Setup of run 1:
## cpu
module cpu(clk, rst, imem_addr, imem_data, dmem_addr, dmem_wdata, dmem_we, dmem_re, dmem_rdata);
For scale: ~6,200 cells after synthesis, ~1,000 flip-flops, ~110 I/O pins, ~0.058 sq mm of cells after synthesis.
clock: 6.48 ns
lec_check: 0
cap_margin: 20
core_margin: 2
core_utilization: 72
place_density: 0.65
setup_slack_margin: -0.44
slew_margin: 20
run.sh (not shown) runs the stock make flow with config.mk's settings and CLKGATE_MAP_FILE=.
What ended run 1 was a tool error in 5_1_grt; the run never finished.
[inputs] run 2 vs run 1
# run 1
export LEC_CHECK = 0
export CAP_MARGIN = 20
export CORE_MARGIN = 2
export CORE_UTILIZATION = 72
export PLACE_DENSITY = 0.65
export SETUP_SLACK_MARGIN = -0.44
export SLEW_MARGIN = 20
create_clock -name core_clock -period 6.48 [get_ports {clk}]
# run 2
export LEC_CHECK = 0
export CAP_MARGIN = 20
export CELL_PAD_IN_SITES_GLOBAL_PLACEMENT = 1
export CORE_MARGIN = 2
export CORE_UTILIZATION = 62
export GPL_ROUTABILITY_DRIVEN = 0
export MAX_ROUTING_LAYER = met5
export PLACE_DENSITY = 0.6
export SLEW_MARGIN = 20
create_clock -name core_clock -period 8.61 [get_ports {clk}]
==> comparison <==
- The flow for run 2 finished, though final verification flagged negative setup slack.
- Floorplan-stage core utilization, run 2 and run 1, lower one = run 2.
- Looking at HPWL after detailed placement, run 2 sits 8.0% below run 1.
- Taking run 1 as the reference, in run 2 die size went up 0.013 sq mm; number of cells upsized or downsized after cts went down 80.
Inputs modified between run 2 and run 3:
# run 2
export LEC_CHECK = 0
export CAP_MARGIN = 20
export CELL_PAD_IN_SITES_GLOBAL_PLACEMENT = 1
export CORE_MARGIN = 2
export CORE_UTILIZATION = 62
export GPL_ROUTABILITY_DRIVEN = 0
export MAX_ROUTING_LAYER = met5
export PLACE_DENSITY = 0.6
export SLEW_MARGIN = 20
create_clock -name core_clock -period 8.61 [get_ports {clk}]
# run 3
export LEC_CHECK = 0
export CAP_MARGIN = 20
export CORE_MARGIN = 2
export CORE_UTILIZATION = 72
export MAX_ROUTING_LAYER = met4
export PLACE_DENSITY = 0.65
export SETUP_SLACK_MARGIN = -0.44
export SLEW_MARGIN = 20
create_clock -name core_clock -period 6.81 [get_ports {clk}]
Run 3 terminated abnormally: 5_1_grt reported GRT-0116. Taking run 2 as the reference, in run 3 die size shrank by about 14%; area of placed instances climbed about 5%; fraction of synthesis flops using an asynchronous set or reset pin barely changed; post-place setup slack has decreased; number of clock buffers inserted by TritonCTS moved down.
For run 4, these inputs were changed with respect to run 3:
# run 3
export LEC_CHECK = 0
export CAP_MARGIN = 20
export CORE_MARGIN = 2
export CORE_UTILIZATION = 72
export MAX_ROUTING_LAYER = met4
export PLACE_DENSITY = 0.65
export SETUP_SLACK_MARGIN = -0.44
export SLEW_MARGIN = 20
create_clock -name core_clock -period 6.81 [get_ports {clk}]
# run 4
export LEC_CHECK = 0
export CAP_MARGIN = 20
export CORE_MARGIN = 2
export CORE_UTILIZATION = 40
export PLACE_DENSITY = 0.6
export SLEW_MARGIN = 20
create_clock -name core_clock -period 10.9 [get_ports {clk}]
Results
- Number of cells in the design after placement on run 4 is up relative to run 3.
- Placeable core region went up by more than half going from run 3 to run 4.
- Per the comparison of run 4 with run 3, post-synthesis share of cell area spent on full adders, half adders and majority gates flat, yosys cell count flat.
- Going from run 3 to run 4, buffers inserted during post-CTS setup optimization shrinks by 22.
- Between run 4 and run 3, routability-driven placement congestion ratio is higher for run 3, run 4 comes in under that.
- Between run 4 and run 3, the share of flip-flops with an asynchronous set or reset figures differ only marginally.
- Every stage of the flow completed for run 4, and the final layout passed the timing, DRC and antenna checks.
- Diff run 3..run 4 | number of synthesized flops with an enable pin | unchanged
- Number of CTS-inserted buffers: run 4 higher than run 3
- Diff run 3 -> run 4: final HPWL from detailed placement fell about 7%; die area rose 79%.


cpu again, from the RTL that the note above started with.
==> flow/design.v (excerpt) <==
module cpu(clk, rst, imem_addr, imem_data, dmem_addr, dmem_wdata, dmem_we, dmem_re, dmem_rdata);
make LEC_CHECK=0 ABC_AREA=1 CAP_MARGIN=30 CELL_PAD_IN_SITES_GLOBAL_PLACEMENT=3 CORE_ASPECT_RATIO=1.85 CORE_MARGIN=2 CORE_UTILIZATION=45 CTS_CLUSTER_DIAMETER=206 CTS_CLUSTER_SIZE=10 SLEW_MARGIN=20 TNS_END_PERCENT=90 finish   # period 14.4 ns
The first run failed in global placement without I/O (3_1_place_gp_skip_io).
Edit:
Settings changed: ABC_AREA 1 to unset, CAP_MARGIN 30 to 20, CELL_PAD_IN_SITES_GLOBAL_PLACEMENT 3 to unset, CORE_ASPECT_RATIO 1.85 to unset, CORE_UTILIZATION 45 to 63, CTS_CLUSTER_DIAMETER 206 to unset, CTS_CLUSTER_SIZE 10 to unset, MAX_ROUTING_LAYER set to met4, PLACE_DENSITY set to 0.6, TNS_END_PERCENT 90 to unset.
Clock period 14.4 ns to 8.33 ns, I/O delays scaled along.
Outcome: The new run finished clean; synthesized area shrinks by 12%; die size shrinks by 37%; synthesized cell count shrinks by 42%.
Edit:
Settings changed: CAP_MARGIN 20 to 30, CORE_ASPECT_RATIO set to 1.85, CORE_UTILIZATION 63 to 45, CTS_CLUSTER_DIAMETER set to 206, CTS_CLUSTER_SIZE set to 10, MAX_ROUTING_LAYER met4 to unset, PLACE_DENSITY 0.6 to unset.
Clock period 8.33 ns to 14.4 ns, I/O delays scaled along.
Outcome: The new run completed without violations. Clock power went down by 50%. Critical path depth increases by 4. Cell count is higher by about 1.6%. Sequential power drops by 42%. Total power goes down by about 47%. Worst setup slack improved by 1.8 ns. Design area went down by about 5%. Core utilization decreases by 23 points. Routed wire length rose by about 9%. Synthesized area does not change.
Edit:
Settings changed: CAP_MARGIN 30 to 20, CORE_ASPECT_RATIO 1.85 to unset, CORE_UTILIZATION 45 to 40, CTS_CLUSTER_DIAMETER 206 to unset, CTS_CLUSTER_SIZE 10 to unset, PLACE_DENSITY set to 0.6, SETUP_SLACK_MARGIN set to 0.07.
Clock period 14.4 ns to 10.9 ns, I/O delays scaled along.
After rerunning: Utilization falls by 4.9 points. Via count climbs slightly. Clock power rose by well over a third. Area after synthesis is unchanged. Total power went up by well over a third. Non-clock buffer count went up by 34. Setup slack gets worse by 1.3 ns. Cell area rises slightly.
Power and IR drop assume default switching activity.
